Setup of oak:
## uart
module uart #(
    parameter DATA_WIDTH = 8,
    parameter FIFO_DEPTH = 16
) (
    input  logic        clk_i,        
    input  logic        rst_ni,       
    input  logic        stb_i,        
    input  logic [ 1:0] adr_i,        
    input  logic [ 3:0] byte_sel_i,   
    input  logic        we_i,         
    input  logic [31:0] dat_i,        
    output logic [31:0] dat_o,        
    input  logic        uart_rx_i,    
    output logic        uart_tx_o     
);
Settings: LEC_CHECK=0, CAP_MARGIN=0, CELL_PAD_IN_SITES_GLOBAL_PLACEMENT=1, CORE_ASPECT_RATIO=0.81, CORE_MARGIN=2, CORE_UTILIZATION=40, CTS_CLUSTER_DIAMETER=69, GPL_TIMING_DRIVEN=0, SETUP_SLACK_MARGIN=1.89, SLEW_MARGIN=15, TNS_END_PERCENT=70; clock period 10.0 ns.
run.sh (not shown) runs the stock make flow with config.mk's settings and CLKGATE_MAP_FILE=.
## Diff of input files: pine against oak
Settings: putting CELL_PAD_IN_SITES_DETAIL_PLACEMENT at 0 where nothing was set; putting PLACE_DENSITY_LB_ADDON at 0.13 where nothing was set; clearing CELL_PAD_IN_SITES_GLOBAL_PLACEMENT, which used to be 1; swapping 40 for 47 in CORE_UTILIZATION; clearing CORE_ASPECT_RATIO, which used to be 0.81; putting ABC_AREA at 1 where nothing was set; swapping 0 for 20 in CAP_MARGIN; clearing CTS_CLUSTER_DIAMETER, which used to be 69; clearing SETUP_SLACK_MARGIN, which used to be 1.89; swapping 0 for 1 in GPL_TIMING_DRIVEN; swapping 15 for 20 in SLEW_MARGIN.
==> results <==
- pine has cell area power density above what oak had.
- The area fraction in full adders, half adders and majority gates on pine is in line with that on oak.
- Number of core rows (pine vs. oak) increases by a few percent
- Delta(number of non-clock inverters in the layout, pine - oak) > 0
- Growth of design area from synthesis to finish ends up lower on pine.
- Re final wirelength: oak was lower than pine.
- Of oak and pine, pine shows the lower area fraction in xor and xnor cells, with oak above it.
- The final reports for pine and oak show overall power after layout higher in the former.
Changes in birch relative to pine:
Settings: ABC_AREA removed (was 1); SLEW_MARGIN changed from 20 to 15; CELL_PAD_IN_SITES_DETAIL_PLACEMENT removed (was 0); GPL_TIMING_DRIVEN removed (was 1); CORE_UTILIZATION changed from 47 to 40; PLACE_DENSITY_LB_ADDON removed (was 0.13).
--- outcome ---
Max freq pine -> birch: degraded
Relative to pine, the design area measured on birch has decreased by a few percent.
Of pine and birch, birch shows the higher clock share of power, with pine below it.
birch vs. pine: horizontal extent of the die increased about 7%; power decreased about 6.5%; combinational group share of total power decreased 4.2 points.
For pine, the largest non-sequential cell family by area was simple AND/OR/NAND/NOR gates, unlike birch, where it was multiplexers.
The total die size in birch is 1.14 times that in pine.
The following lists how maple was set up differently from birch:
Settings: CORE_UTILIZATION changed from 40 to 72; SETUP_SLACK_MARGIN newly set to 1.58; TNS_END_PERCENT removed (was 70); SLEW_MARGIN changed from 15 to 20; CTS_CLUSTER_SIZE newly set to 74; ABC_AREA newly set to 1; PLACE_DENSITY newly set to 0.4; the clock period (ns, I/O delays scaled along) changed from 10.0 to 5.3.
Notes after the runs:
maple falls short of birch in wire length of the first global-routing pass. Measured against each other, maple and birch differ in summed area of non-filler cells in the final layout, the lower figure coming from birch. Setup slack after layout | maple below birch. Dominant combinational cell family by area after synthesis: simple AND/OR/NAND/NOR gates -> maple, multiplexers -> birch.

* * *

## green
uart again, from the RTL that the note above started with.
export LEC_CHECK = 0
export ABC_AREA = 1
export CAP_MARGIN = 0
export CORE_MARGIN = 2
export CORE_UTILIZATION = 66
export CTS_CLUSTER_DIAMETER = 123
export MAX_ROUTING_LAYER = met4
export MIN_ROUTING_LAYER = met1
export PLACE_DENSITY_LB_ADDON = 0.07
export SLEW_MARGIN = 20
create_clock -name core_clock -period 2.97 [get_ports {clk_i}]
Relative to green, the following input files were edited for blue:
Settings: putting SETUP_SLACK_MARGIN at 0.39 where nothing was set; swapping 66 for 69 in CORE_UTILIZATION; clearing MAX_ROUTING_LAYER, which used to be met4; swapping 2.97 for 2.57 in the clock period (ns, I/O delays scaled along).
[summary]
- Diff green -> blue | sequential power | increase of 16%
- Compared with green, blue shows a global-route usage that is 2.2 points higher.
- Diff green -> blue | sequential share of layout area | decrease of 2.7 points
- The area occupied by registers number comes out lower for green vs blue.

* * *

== ember ==
Starting RTL as in the previous note.
## uart
module uart #(
    parameter DATA_WIDTH = 8,
    parameter FIFO_DEPTH = 16
) (
    input  logic        clk_i,        
    input  logic        rst_ni,       
    input  logic        stb_i,        
    input  logic [ 1:0] adr_i,        
    input  logic [ 3:0] byte_sel_i,   
    input  logic        we_i,         
    input  logic [31:0] dat_i,        
    output logic [31:0] dat_o,        
    input  logic        uart_rx_i,    
    output logic        uart_tx_o     
);
Settings: LEC_CHECK=0, ABC_AREA=1, CAP_MARGIN=25, CELL_PAD_IN_SITES_GLOBAL_PLACEMENT=0, CORE_ASPECT_RATIO=0.57, CORE_MARGIN=2, CORE_UTILIZATION=22, CTS_CLUSTER_DIAMETER=215, GPL_ROUTABILITY_DRIVEN=0, GPL_TIMING_DRIVEN=1, MAX_ROUTING_LAYER=met4, MIN_ROUTING_LAYER=met1, PLACE_DENSITY_LB_ADDON=0.07, SETUP_SLACK_MARGIN=0.77, SLEW_MARGIN=20, TNS_END_PERCENT=15; clock period 4.57 ns.
For violet, these inputs were changed with respect to ember:
# ember
export LEC_CHECK = 0
export ABC_AREA = 1
export CAP_MARGIN = 25
export CELL_PAD_IN_SITES_GLOBAL_PLACEMENT = 0
export CORE_ASPECT_RATIO = 0.57
export CORE_MARGIN = 2
export CORE_UTILIZATION = 22
export CTS_CLUSTER_DIAMETER = 215
export GPL_ROUTABILITY_DRIVEN = 0
export GPL_TIMING_DRIVEN = 1
export MAX_ROUTING_LAYER = met4
export MIN_ROUTING_LAYER = met1
export PLACE_DENSITY_LB_ADDON = 0.07
export SETUP_SLACK_MARGIN = 0.77
export SLEW_MARGIN = 20
export TNS_END_PERCENT = 15
create_clock -name core_clock -period 4.57 [get_ports {clk_i}]
# violet
export LEC_CHECK = 0
export ABC_AREA = 1
export CAP_MARGIN = 0
export CORE_MARGIN = 2
export CORE_UTILIZATION = 72
export CTS_CLUSTER_DIAMETER = 38
export CTS_CLUSTER_SIZE = 13
export GPL_ROUTABILITY_DRIVEN = 0
export MIN_ROUTING_LAYER = met1
export PLACE_DENSITY_LB_ADDON = 0.07
export SETUP_SLACK_MARGIN = 0.34
export SLEW_MARGIN = 20
create_clock -name core_clock -period 2.57 [get_ports {clk_i}]
Findings:
Non-clock buffer count (violet over ember): increase, 77%
The shortest clock period the worst path allows after layout of violet falls short of that of ember by 0.89 ns.
violet ends up with a utilization of the core after routing that is 61 points higher than in ember.
Relative to ember, the count of routing violations after the opening detailed-route iteration of violet is higher by about 110%.
The total number of sequential cells was comparable across violet and ember.
Storage element area delta for violet relative to ember: 0.31% higher
Register-to-register slack in violet is 1.11 ns lower than in ember
Per the comparison of violet with ember, critical path depth climbed 7; fmax climbed 36%; maximum fanout count along the critical path dropped 16.
Input-level comparison between juniper and violet:
# violet
export LEC_CHECK = 0
export ABC_AREA = 1
export CAP_MARGIN = 0
export CORE_MARGIN = 2
export CORE_UTILIZATION = 72
export CTS_CLUSTER_DIAMETER = 38
export CTS_CLUSTER_SIZE = 13
export GPL_ROUTABILITY_DRIVEN = 0
export MIN_ROUTING_LAYER = met1
export PLACE_DENSITY_LB_ADDON = 0.07
export SETUP_SLACK_MARGIN = 0.34
export SLEW_MARGIN = 20
create_clock -name core_clock -period 2.57 [get_ports {clk_i}]
# juniper
export LEC_CHECK = 0
export ABC_AREA = 1
export CAP_MARGIN = 0
export CORE_MARGIN = 2
export CORE_UTILIZATION = 72
export CTS_CLUSTER_DIAMETER = 178
export CTS_CLUSTER_SIZE = 15
export MIN_ROUTING_LAYER = met1
export PLACE_DENSITY_LB_ADDON = 0.07
export SETUP_SLACK_MARGIN = 0.29
export SLEW_MARGIN = 20
create_clock -name core_clock -period 2.57 [get_ports {clk_i}]
Results
Number of filler instances in the final layout (juniper over violet): increase, about 23%
In summary, juniper completed successfully, with a layout that passed the timing, design-rule and antenna checks.
Compared with violet, juniper shows met3 usage in global routing lower by 2.6 points.
Compared with violet, non-clock buffer count in juniper decreased by a few percent.
Summary: with violet as the reference, final design area excluding fillers in juniper moved down by a few percent.
From violet to juniper the numbers moved as follows: hold slack -0.037 ns; period utilization lower; post-route total power decreased 17%.
Delta (juniper minus violet): final worst setup slack shows an increase of 0.13 ns; part of the power in combinational logic shows an increase of 1.5 points.
Cmp juniper vs violet: final cell count lower in juniper
diff inputs: juniper => fjord
# juniper
export LEC_CHECK = 0
export ABC_AREA = 1
export CAP_MARGIN = 0
export CORE_MARGIN = 2
export CORE_UTILIZATION = 72
export CTS_CLUSTER_DIAMETER = 178
export CTS_CLUSTER_SIZE = 15
export MIN_ROUTING_LAYER = met1
export PLACE_DENSITY_LB_ADDON = 0.07
export SETUP_SLACK_MARGIN = 0.29
export SLEW_MARGIN = 20
create_clock -name core_clock -period 2.57 [get_ports {clk_i}]
# fjord
export LEC_CHECK = 0
export ABC_AREA = 1
export CAP_MARGIN = 40
export CORE_MARGIN = 2
export CORE_UTILIZATION = 72
export CTS_CLUSTER_DIAMETER = 396
export CTS_CLUSTER_SIZE = 13
export MIN_ROUTING_LAYER = met1
export PLACE_DENSITY_LB_ADDON = 0.07
export SETUP_SLACK_MARGIN = 0.37
export SLEW_MARGIN = 20
create_clock -name core_clock -period 2.57 [get_ports {clk_i}]
==> comparison <==
For juniper and fjord, there was not a single run that failed to finish clean. Sequential share of layout area in fjord is 1.5 points below juniper. Design area (lower): juniper. Of juniper and fjord, the run reporting the higher final cell utilization of the core was fjord. Reported for juniper and fjord, number of hold buffers added after cts turned out identical to the last digit. juniper -> fjord: routed wire length increased by a little under 10%.
Input-level comparison between cedar and fjord:
# fjord
export LEC_CHECK = 0
export ABC_AREA = 1
export CAP_MARGIN = 40
export CORE_MARGIN = 2
export CORE_UTILIZATION = 72
export CTS_CLUSTER_DIAMETER = 396
export CTS_CLUSTER_SIZE = 13
export MIN_ROUTING_LAYER = met1
export PLACE_DENSITY_LB_ADDON = 0.07
export SETUP_SLACK_MARGIN = 0.37
export SLEW_MARGIN = 20
create_clock -name core_clock -period 2.57 [get_ports {clk_i}]
# cedar
export LEC_CHECK = 0
export ABC_AREA = 1
export CAP_MARGIN = 0
export CORE_MARGIN = 2
export CORE_UTILIZATION = 72
export CTS_CLUSTER_DIAMETER = 178
export CTS_CLUSTER_SIZE = 13
export MIN_ROUTING_LAYER = met1
export PLACE_DENSITY_LB_ADDON = 0.07
export SETUP_SLACK_MARGIN = 0.35
export SLEW_MARGIN = 20
create_clock -name core_clock -period 2.57 [get_ports {clk_i}]
Results
- Design area in cedar vs fjord: down 0.57%
- Slowest cell on the critical path: dfxtp_4 -> fjord, dfrtp_1 -> cedar
- Global router's overall resource usage (lower): cedar
- cedar ends up with lower total design power than fjord does.
- Looking at register share of the cell area, cedar sits 0.27 points above fjord.
The following lists how pepper was set up differently from cedar:
# cedar
export LEC_CHECK = 0
export ABC_AREA = 1
export CAP_MARGIN = 0
export CORE_MARGIN = 2
export CORE_UTILIZATION = 72
export CTS_CLUSTER_DIAMETER = 178
export CTS_CLUSTER_SIZE = 13
export MIN_ROUTING_LAYER = met1
export PLACE_DENSITY_LB_ADDON = 0.07
export SETUP_SLACK_MARGIN = 0.35
export SLEW_MARGIN = 20
create_clock -name core_clock -period 2.57 [get_ports {clk_i}]
# pepper
export LEC_CHECK = 0
export ABC_AREA = 1
export CAP_MARGIN = 0
export CORE_MARGIN = 2
export CORE_UTILIZATION = 72
export CTS_CLUSTER_DIAMETER = 357
export CTS_CLUSTER_SIZE = 21
export PLACE_DENSITY = 0.4
export SETUP_SLACK_MARGIN = 0.37
export SLEW_MARGIN = 20
create_clock -name core_clock -period 2.57 [get_ports {clk_i}]
## What came out
Re setup slack of the critical path after layout: cedar and pepper aren't equal, and the higher value belongs to pepper.
Cell count: pepper lower than cedar
Maximum frequency in pepper is about 3.3% higher than in cedar
On core occupancy in the finished layout: between cedar and pepper, it ends up higher for cedar.
Between cedar and pepper, the overall fraction of global-route tracks in use is higher for cedar.
Diff cedar -> pepper | post-synthesis to final-layout area growth | decrease of 1.1 points
Compare cedar and pepper | post-route worst hold slack lower: pepper

* * *

run 1:
Starting RTL as in the previous note.
Settings: LEC_CHECK=0, CAP_MARGIN=20, CELL_PAD_IN_SITES_DETAIL_PLACEMENT=0, CORE_MARGIN=2, CORE_UTILIZATION=40, GPL_TIMING_DRIVEN=1, PLACE_DENSITY_LB_ADDON=0.13, SLEW_MARGIN=25, TNS_END_PERCENT=70; clock period 10.0 ns.
Run 1 finished all stages; the layout is clean.
The inputs of run 2 differ from those of run 1 as listed below.
Settings: an added CTS_CLUSTER_SIZE of 21; an added SETUP_SLACK_MARGIN of 0.63; a change of SLEW_MARGIN from 25 to 20; an added ABC_AREA of 1; a deleted CELL_PAD_IN_SITES_DETAIL_PLACEMENT that had been 0; a deleted TNS_END_PERCENT that had been 70; a change of CORE_UTILIZATION from 40 to 70; a deleted PLACE_DENSITY_LB_ADDON that had been 0.13; a deleted GPL_TIMING_DRIVEN that had been 1; a change of the clock period (ns, I/O delays scaled along) from 10.0 to 2.57.
--- outcome ---
On run 2: maximum vdd ir drop is about 470% higher than what run 1 gave.
Diff run 1 -> run 2 | total global routing track utilization | increase of 16 points
Delta(total die area, run 2 - run 1) < 0
Diff run 1 and run 2: global routing met1 resource utilization higher in run 2
Biggest combinational cell group after synthesis = multiplexers: run 1; biggest combinational cell group after synthesis = simple AND/OR/NAND/NOR gates: run 2
Run 1 has a lower flip-flop and latch area than run 2.
Against run 1 as the reference, run 2 delivers a higher routed metal-1 wirelength.
In run 2 the logic gate fraction of the total cell area turned out 0.97 points higher than in run 1.
Input-level comparison between run 3 and run 2:
Settings: CTS_CLUSTER_SIZE: 21 -> 14; SETUP_SLACK_MARGIN: 0.63 -> 0.74; CORE_UTILIZATION: 70 -> 72; PLACE_DENSITY_LB_ADDON: unset -> 0.05.
Results
- No crash in run 3: every stage finished, but the layout fails its final checks due to setup timing.
- Comparing run 2 and run 3, the higher met2 routing resource usage after global routing was measured on run 3.
- Summary of run 3 over run 2: post-route worst setup slack went down; total power went up.
Setup changes, run 3 to run 4
Settings: setting MIN_ROUTING_LAYER to met1 for the first time; setting CTS_CLUSTER_DIAMETER to 38 for the first time; changing SETUP_SLACK_MARGIN from 0.74 to 0.39; changing CAP_MARGIN from 20 to 0; changing PLACE_DENSITY_LB_ADDON from 0.05 to 0.07; changing CTS_CLUSTER_SIZE from 14 to 13.
- Run 4: PASS, flow complete, no timing, DRC or antenna violations
- Diff run 3 -> run 4: number of post-CTS setup repair buffers fell 41, slew at the pin closest to its max-slew limit saw a decrease, total power after layout shows an increase of 170 uW.

* * *

Starting RTL as in the previous note.
==> flow/config.mk <==
export PLATFORM = sky130hd
export DESIGN_NAME = uart
export DESIGN_NICKNAME = uart
export VERILOG_FILES = /design/flow/design.v
export SDC_FILE = /design/flow/constraint.sdc
export NUM_CORES = 4
export LEC_CHECK = 0
export CAP_MARGIN = 30
export CELL_PAD_IN_SITES_DETAIL_PLACEMENT = 0
export CELL_PAD_IN_SITES_GLOBAL_PLACEMENT = 0
export CORE_MARGIN = 8
export CORE_UTILIZATION = 42
export CTS_CLUSTER_DIAMETER = 292
export GPL_ROUTABILITY_DRIVEN = 1
export MAX_ROUTING_LAYER = met5
export MIN_ROUTING_LAYER = met1
export PLACE_DENSITY_LB_ADDON = 0.18
export SETUP_SLACK_MARGIN = -0.67
export SLEW_MARGIN = 20
==> flow/constraint.sdc <==
create_clock -name core_clock -period 6.85 [get_ports {clk_i}]
set_input_delay 1.3700 -clock core_clock [delete_from_list [all_inputs] [get_ports {clk_i}]]
set_output_delay 1.3700 -clock core_clock [all_outputs]
set_load 0.01 [all_outputs]
Change:
==> flow/config.mk (replaced) <==
export PLATFORM = sky130hd
export DESIGN_NAME = uart
export DESIGN_NICKNAME = uart
export VERILOG_FILES = /design/flow/design.v
export SDC_FILE = /design/flow/constraint.sdc
export NUM_CORES = 4
export LEC_CHECK = 0
export CAP_MARGIN = 20
export CORE_MARGIN = 2
export CORE_UTILIZATION = 40
export PLACE_DENSITY = 0.6
export SLEW_MARGIN = 20
==> flow/constraint.sdc (replaced) <==
create_clock -name core_clock -period 4.63 [get_ports {clk_i}]
set_input_delay 0.9260 -clock core_clock [delete_from_list [all_inputs] [get_ports {clk_i}]]
set_output_delay 0.9260 -clock core_clock [all_outputs]
set_load 0.01 [all_outputs]
Die size is lower by a few percent; wire length falls by a few percent; clock-buffer cell count is lower by 4; power climbs by well over a third; area after synthesis stays the same; global-route usage climbs by 0.82 points.
Change:
--- a/flow/config.mk
+++ b/flow/config.mk
@@ -7,0 +8 @@
+export ABC_AREA = 1
@@ -10,2 +11,5 @@
-export CORE_UTILIZATION = 40
-export PLACE_DENSITY = 0.6
+export CORE_UTILIZATION = 72
+export CTS_CLUSTER_DIAMETER = 55
+export CTS_CLUSTER_SIZE = 21
+export PLACE_DENSITY_LB_ADDON = 0.24
+export SETUP_SLACK_MARGIN = 0.63
==> flow/constraint.sdc (replaced) <==
create_clock -name core_clock -period 2.57 [get_ports {clk_i}]
set_input_delay 0.5140 -clock core_clock [delete_from_list [all_inputs] [get_ports {clk_i}]]
set_output_delay 0.5140 -clock core_clock [all_outputs]
set_load 0.01 [all_outputs]
=>
- This time the run finished with setup timing left
- via count increases by 58%
- sequential power came out higher by 82%
- sequential share of layout area fell by 4.6 points
- combinational power is higher to 5.0 times its value
- setup slack gets worse by 1100 ps
- sequential cell count stays the same
- cell area came out higher by 9.5%
- register-to-register slack is worse by 1100 ps
- wire length went up by 60%
- count of clock-buffer cells in the layout goes down by 21
- core utilization is higher by 42 points
Change:
--- a/flow/config.mk
+++ b/flow/config.mk
@@ -12,4 +12,4 @@
-export CTS_CLUSTER_DIAMETER = 55
-export CTS_CLUSTER_SIZE = 21
-export PLACE_DENSITY_LB_ADDON = 0.24
-export SETUP_SLACK_MARGIN = 0.63
+export CTS_CLUSTER_DIAMETER = 33
+export CTS_CLUSTER_SIZE = 14
+export PLACE_DENSITY_LB_ADDON = 0.05
+export SETUP_SLACK_MARGIN = 0.36
=> With this change the flow finished clean; register-to-register slack improves by 760 ps; critical path depth goes down by 3; first-iteration DRC count goes down by 37%; power climbs by 16%.
No activity file was given, so power comes from the tool's default toggle rates.
